Setup of job 9367:
Design alu, start of the top module:
module alu (
    input               i_clk,
    input               i_rst_n,
    input               i_valid,
    input signed [11:0] i_data_a,
    input signed [11:0] i_data_b,
    input        [2:0]  i_inst,
    output              o_valid,
    output       [11:0] o_data,
    output              o_overflow
);
Size: about 1,700 cells after synthesis, roughly 0.011 sq mm of cells after synthesis.
Settings: LEC_CHECK=0, ABC_AREA=1, CAP_MARGIN=20, CELL_PAD_IN_SITES_DETAIL_PLACEMENT=0, CELL_PAD_IN_SITES_GLOBAL_PLACEMENT=0, CORE_MARGIN=2, CORE_UTILIZATION=71, CTS_CLUSTER_DIAMETER=219, CTS_CLUSTER_SIZE=42, GPL_ROUTABILITY_DRIVEN=1, GPL_TIMING_DRIVEN=1, HOLD_SLACK_MARGIN=-0.08, MAX_ROUTING_LAYER=met5, PLACE_DENSITY_LB_ADDON=0.24, SETUP_SLACK_MARGIN=-0.3, SLEW_MARGIN=0, TNS_END_PERCENT=35; clock period 9.36 ns.
run.sh (not shown) runs the stock make flow with config.mk's settings and CLKGATE_MAP_FILE=.
The flow completed for job 9367, but it is not clean: the layout still shows negative setup slack.
### job 9367 -> job 2336
# job 9367
export LEC_CHECK = 0
export ABC_AREA = 1
export CAP_MARGIN = 20
export CELL_PAD_IN_SITES_DETAIL_PLACEMENT = 0
export CELL_PAD_IN_SITES_GLOBAL_PLACEMENT = 0
export CORE_MARGIN = 2
export CORE_UTILIZATION = 71
export CTS_CLUSTER_DIAMETER = 219
export CTS_CLUSTER_SIZE = 42
export GPL_ROUTABILITY_DRIVEN = 1
export GPL_TIMING_DRIVEN = 1
export HOLD_SLACK_MARGIN = -0.08
export MAX_ROUTING_LAYER = met5
export PLACE_DENSITY_LB_ADDON = 0.24
export SETUP_SLACK_MARGIN = -0.3
export SLEW_MARGIN = 0
export TNS_END_PERCENT = 35
create_clock -name core_clock -period 9.36 [get_ports {i_clk}]
# job 2336
export LEC_CHECK = 0
export CAP_MARGIN = 20
export CELL_PAD_IN_SITES_DETAIL_PLACEMENT = 0
export CELL_PAD_IN_SITES_GLOBAL_PLACEMENT = 0
export CORE_MARGIN = 2
export CORE_UTILIZATION = 40
export CTS_CLUSTER_DIAMETER = 157
export CTS_CLUSTER_SIZE = 96
export GPL_ROUTABILITY_DRIVEN = 1
export GPL_TIMING_DRIVEN = 1
export MAX_ROUTING_LAYER = met5
export SETUP_SLACK_MARGIN = -0.77
export SLEW_MARGIN = 20
export TNS_END_PERCENT = 10
create_clock -name core_clock -period 9.36 [get_ports {i_clk}]
==> results <==
Library cell contributing the largest single delay on the critical path: a21oi_1 -> job 9367, fa_1 -> job 2336. In job 2336 the implementation ran to completion but is not tape-out ready, as the final checks report negative setup slack. Compared with job 9367, job 2336 shows critical path depth lower by 5. Horizontal die dimension ends up lower on job 9367. Job 2336: share of the clock period used by the worst path is 2.4 points lower than what job 9367 reported. On job 2336: cell area after layout is 2.8% higher than what job 9367 gave. Number of global-route vias before repair (job 2336 vs. job 9367) decreases by more than 10%.
Here is what was changed in the inputs of job 4760 compared with job 2336.
# job 2336
export LEC_CHECK = 0
export CAP_MARGIN = 20
export CELL_PAD_IN_SITES_DETAIL_PLACEMENT = 0
export CELL_PAD_IN_SITES_GLOBAL_PLACEMENT = 0
export CORE_MARGIN = 2
export CORE_UTILIZATION = 40
export CTS_CLUSTER_DIAMETER = 157
export CTS_CLUSTER_SIZE = 96
export GPL_ROUTABILITY_DRIVEN = 1
export GPL_TIMING_DRIVEN = 1
export MAX_ROUTING_LAYER = met5
export SETUP_SLACK_MARGIN = -0.77
export SLEW_MARGIN = 20
export TNS_END_PERCENT = 10
create_clock -name core_clock -period 9.36 [get_ports {i_clk}]
# job 4760
export LEC_CHECK = 0
export CAP_MARGIN = 20
export CELL_PAD_IN_SITES_DETAIL_PLACEMENT = 0
export CELL_PAD_IN_SITES_GLOBAL_PLACEMENT = 0
export CORE_ASPECT_RATIO = 0.98
export CORE_MARGIN = 2
export CORE_UTILIZATION = 65
export CTS_CLUSTER_DIAMETER = 29
export GPL_ROUTABILITY_DRIVEN = 1
export GPL_TIMING_DRIVEN = 1
export MAX_ROUTING_LAYER = met5
export PLACE_DENSITY = 0.61
export SETUP_SLACK_MARGIN = -0.3
export SLEW_MARGIN = 20
create_clock -name core_clock -period 3.63 [get_ports {i_clk}]
In the summary table, job 4760 is marked failed, with error GRT-0116 raised in global routing (5_1_grt). Between job 4760 and job 2336, die area is lower for job 4760, job 2336 comes in above that. Comparing job 4760 against job 2336, there is no change at all in number of flops mapped to enable cells by yosys. Delta (job 4760 minus job 2336): horizontal die size decreased about 20%; cell area reported after detailed placement went up by 4.7%; post-placement cell count -51.
